## top_level
module top_level
#(parameter WIDTH = 8)
(
	input clk, rst, init, finish, ack,
	input [WIDTH-1:0]
		ori_0,
		ori_1,
		ori_2,
		ori_3,
		ori_4,
		ori_5,
		ori_6,
		ori_7,
		ori_8,
		ori_9,
		ori_10,
		ori_11,
		ori_12,
		ori_13,
		ori_14,
		ori_15,
		ori_16,
		ori_17,
		ori_18,
		ori_19,
		ori_20,
		ori_21,
		ori_22,
		ori_23,
		ori_24,
		ori_25,
		ori_26,
		ori_27,
		ori_28,
		ori_29,
		ori_30,
		ori_31,
		can_0,
		can_1,
		can_2,
		can_3,
		can_4,
		can_5,
		can_6,
		can_7,
		can_8,
		can_9,
		can_10,
		can_11,
		can_12,
		can_13,
		can_14,
		can_15,
		can_16,
		can_17,
		can_18,
		can_19,
		can_20,
		can_21,
		can_22,
		can_23,
		can_24,
		can_25,
		can_26,
		can_27,
		can_28,
		can_29,
		can_30,
		can_31,
	output done,
	output [WIDTH+4:0] out_sad
	);
For scale: ~610 flip-flops, roughly 530 I/O pins, roughly 0.051 mm² of cells after synthesis.
clock: 5.27 ns
lec_check: 0
cap_margin: 5
core_aspect_ratio: 0.91
core_margin: 2
core_utilization: 72
cts_cluster_size: 88
max_routing_layer: met4
place_density: 0.64
setup_slack_margin: 1.47
slew_margin: 20
run.sh (not shown) runs the stock make flow with config.mk's settings and CLKGATE_MAP_FILE=.
The first run aborted during global routing (5_1_grt), error ODB-0269.
==> next run, changes <==
- CAP_MARGIN: 5 -> 20
- CORE_ASPECT_RATIO: 0.91 -> default
- CTS_CLUSTER_DIAMETER: default -> 373
- CTS_CLUSTER_SIZE: 88 -> 93
- MAX_ROUTING_LAYER: met4 -> default
- PLACE_DENSITY: 0.64 -> default
- SETUP_SLACK_MARGIN: 1.47 -> default
- clock period: 5.27 -> 3.43 ns (I/O delays scaled with it)
Now the flow did not get past detailed placement (3_5_place_dp) on DPL-0033.
Synthesized area does not change.
Synthesized cell count stays the same.
Die size stays flat.

---

Starting RTL as in the previous note.
// top_level
module top_level
#(parameter WIDTH = 8)
(
	input clk, rst, init, finish, ack,
	input [WIDTH-1:0]
		ori_0,
		ori_1,
		ori_2,
		ori_3,
		ori_4,
		ori_5,
		ori_6,
		ori_7,
		ori_8,
		ori_9,
		ori_10,
		ori_11,
		ori_12,
		ori_13,
		ori_14,
		ori_15,
		ori_16,
		ori_17,
		ori_18,
		ori_19,
		ori_20,
		ori_21,
		ori_22,
		ori_23,
		ori_24,
		ori_25,
		ori_26,
		ori_27,
		ori_28,
		ori_29,
		ori_30,
		ori_31,
		can_0,
		can_1,
		can_2,
		can_3,
		can_4,
		can_5,
		can_6,
		can_7,
		can_8,
		can_9,
		can_10,
		can_11,
		can_12,
		can_13,
		can_14,
		can_15,
		can_16,
		can_17,
		can_18,
		can_19,
		can_20,
		can_21,
		can_22,
		can_23,
		can_24,
		can_25,
		can_26,
		can_27,
		can_28,
		can_29,
		can_30,
		can_31,
	output done,
	output [WIDTH+4:0] out_sad
	);
export LEC_CHECK = 0
export ABC_AREA = 1
export CAP_MARGIN = 20
export CORE_ASPECT_RATIO = 0.5
export CORE_MARGIN = 2
export CORE_UTILIZATION = 72
export CTS_CLUSTER_DIAMETER = 398
export CTS_CLUSTER_SIZE = 93
export PLACE_DENSITY = 0.36
export SLEW_MARGIN = 20
export TNS_END_PERCENT = 5
create_clock -name core_clock -period 2.69 [get_ports {clk}]
The starting point ended with an error in global routing (5_1_grt), error GRT-0232.
Change:
==> flow/config.mk (replaced) <==
export PLATFORM = sky130hd
export DESIGN_NAME = top_level
export DESIGN_NICKNAME = top_level
export VERILOG_FILES = /design/flow/design.v
export SDC_FILE = /design/flow/constraint.sdc
export NUM_CORES = 4
export LEC_CHECK = 0
export CAP_MARGIN = 20
export CORE_MARGIN = 2
export CORE_UTILIZATION = 37
export SLEW_MARGIN = 20
==> flow/constraint.sdc (replaced) <==
create_clock -name core_clock -period 7.91 [get_ports {clk}]
set_input_delay 1.5820 -clock core_clock [delete_from_list [all_inputs] [get_ports {clk}]]
set_output_delay 1.5820 -clock core_clock [all_outputs]
set_load 0.01 [all_outputs]
What happened: With this change the flow finished clean; die size goes up by 79%; area after synthesis goes down by 7.4%; synthesized cell count goes down by 25%.
Change:
--- a/flow/config.mk
+++ b/flow/config.mk
@@ -10 +10,2 @@
-export CORE_UTILIZATION = 37
+export CORE_UTILIZATION = 72
+export PLACE_DENSITY = 0.66
==> flow/constraint.sdc (replaced) <==
create_clock -name core_clock -period 5.2 [get_ports {clk}]
set_input_delay 1.0400 -clock core_clock [delete_from_list [all_inputs] [get_ports {clk}]]
set_output_delay 1.0400 -clock core_clock [all_outputs]
set_load 0.01 [all_outputs]
What happened: Now the flow finished but fails on negative setup slack; area after synthesis is unchanged; register-to-register slack loses 2300 ps; via count came out higher by 7.9%; design area rose by 0.36%; routed wire length stays flat; critical path depth climbs by 1; final cell count falls by 9.4%.
Change:
--- a/flow/config.mk
+++ b/flow/config.mk
@@ -10,2 +10 @@
-export CORE_UTILIZATION = 72
-export PLACE_DENSITY = 0.66
+export CORE_UTILIZATION = 40
==> flow/constraint.sdc (replaced) <==
create_clock -name core_clock -period 8.25 [get_ports {clk}]
set_input_delay 1.6500 -clock core_clock [delete_from_list [all_inputs] [get_ports {clk}]]
set_output_delay 1.6500 -clock core_clock [all_outputs]
set_load 0.01 [all_outputs]
Effect: The changed run passed the timing, design-rule and antenna checks. Clock-buffer cell count goes up by 6. Die size goes up by 79%. Design area goes down by 0.79%. Worst setup slack improved by 2600 ps. Synthesized cell count stays the same.

---

Starting RTL as in the previous note.
clock: 4.32 ns
lec_check: 0
abc_area: 0
cap_margin: 20
core_margin: 2
core_utilization: 72
cts_cluster_diameter: 256
cts_cluster_size: 45
place_density: 0.35
setup_slack_margin: 1.24
slew_margin: 20
The first run stopped in global routing, error GRT-0232.
==> next run, changes <==
ABC_AREA = 1   (was 0)
CORE_UTILIZATION = 59   (was 72)
CTS_CLUSTER_DIAMETER = default   (was 256)
CTS_CLUSTER_SIZE = default   (was 45)
PLACE_DENSITY = 0.36   (was 0.35)
SETUP_SLACK_MARGIN = default   (was 1.24)
clock period = 3.25 ns   (was 4.32 ns; I/O delays follow)
Outcome:
- The changed run finished with negative setup slack left
- synthesized cell count rose by 33%
- die area rose by 31%
- synthesized area went up by 8.0%
==> next run, changes <==
CORE_ASPECT_RATIO = 0.5   (was default)
CORE_UTILIZATION = 72   (was 59)
CTS_CLUSTER_DIAMETER = 373   (was default)
CTS_CLUSTER_SIZE = 93   (was default)
TNS_END_PERCENT = 5   (was default)
clock period = 2.69 ns   (was 3.25 ns; I/O delays follow)
- Now the flow ended with an error in global routing on GRT-0232
- die area falls by 18%
- synthesized area is unchanged
- synthesized cell count stays the same
==> next run, changes <==
ABC_AREA = default   (was 1)
CORE_ASPECT_RATIO = default   (was 0.5)
CORE_UTILIZATION = 40   (was 72)
CTS_CLUSTER_DIAMETER = default   (was 373)
CTS_CLUSTER_SIZE = default   (was 93)
PLACE_DENSITY = default   (was 0.36)
TNS_END_PERCENT = default   (was 5)
clock period = 5.61 ns   (was 2.69 ns; I/O delays follow)
Outcome: With this change the flow finished with timing, DRC and antenna clean; die size increases by well over a third; area after synthesis goes down by a little under a tenth; synthesized cell count drops by a quarter to a third.
==> next run, changes <==
CORE_UTILIZATION = 58   (was 40)
SETUP_SLACK_MARGIN = 1.18   (was default)
clock period = 4.34 ns   (was 5.61 ns; I/O delays follow)
The new run reached the layout checks and failed them: negative setup slack; design area went up by 16%; fmax increases by 1.4%; final cell count rises by 3.6%.
==> next run, changes <==
CORE_UTILIZATION = 62   (was 58)
SETUP_SLACK_MARGIN = default   (was 1.18)
clock period = 3.02 ns   (was 4.34 ns; I/O delays follow)
Effect: The new run stopped in global routing, error GRT-0232; synthesized area does not change; die area goes down by 6.4%; synthesized cell count does not change.

---

Setup of job 2574:
Starting RTL as in the previous note.
Settings: LEC_CHECK=0, CAP_MARGIN=20, CORE_MARGIN=2, CORE_UTILIZATION=72, CTS_CLUSTER_SIZE=70, MAX_ROUTING_LAYER=met4, PLACE_DENSITY=0.66, SETUP_SLACK_MARGIN=1.36, SLEW_MARGIN=20; clock period 5.2 ns.
Job 2574: aborted in global routing (tool error)
diff inputs: job 2574 => job 5234
- CAP_MARGIN: 20 -> 0
- SETUP_SLACK_MARGIN: 1.36 -> 0.64
- CTS_CLUSTER_SIZE: 70 -> unset
Results
Job 5234: it failed with a tool error in global routing, so there are no final results. Diff job 2574 -> job 5234: synthesized-area fraction occupied by xor and xnor cells saw little to no change; initial core utilization held steady; net count of the mapped netlist closely matched the old numbers; number of buffers created by CTS roughly the same; area of the core shows no meaningful change. Diff job 2574 -> job 5234: worst-case setup slack after placement went down; cell count after placement now sits at about the same level; placer congestion estimate went up by 0.013. Reported for job 5234 and job 2574, synthesized netlist cell count turned out identical to the last digit. From job 5234 to job 2574, share of flip-flops with an asynchronous set or reset after synthesis did not move at all. Compared with job 2574, placed standard-cell area in job 5234 decreased by a few percent.
Here is what was changed in the inputs of job 2184 compared with job 5234.
- CAP_MARGIN now 5, was 0
- MAX_ROUTING_LAYER no longer set, was met4
- PLACE_DENSITY now 0.64, was 0.66
- SETUP_SLACK_MARGIN now 1.47, was 0.64
- the clock period (ns, I/O delays scaled along) now 5.27, was 5.2
Notes after the runs:
Taking job 5234 as the reference point, the cell area after placement of job 2184 rises by about 2.3%. Diff job 5234 -> job 2184: area fraction in full adders, half adders and majority gates barely changed, total of flip-flops plus latches after synthesis barely changed, number of nets produced by synthesis barely changed, cell count after synthesis barely changed, buffers inserted during post-CTS setup optimization dropped 43. As of job 2184, clock buffer count from CTS had risen slightly compared to job 5234. Job 5234 and job 2184 ended up with roughly the same distinct cell type count of the synthesized netlist. Job 5234 -> job 2184: yosys-reported design area after synthesis flat. Ran to the end and failed final checks on setup timing: job 2184. Compared with job 5234, job 2184 shows a higher post-placement worst setup slack.
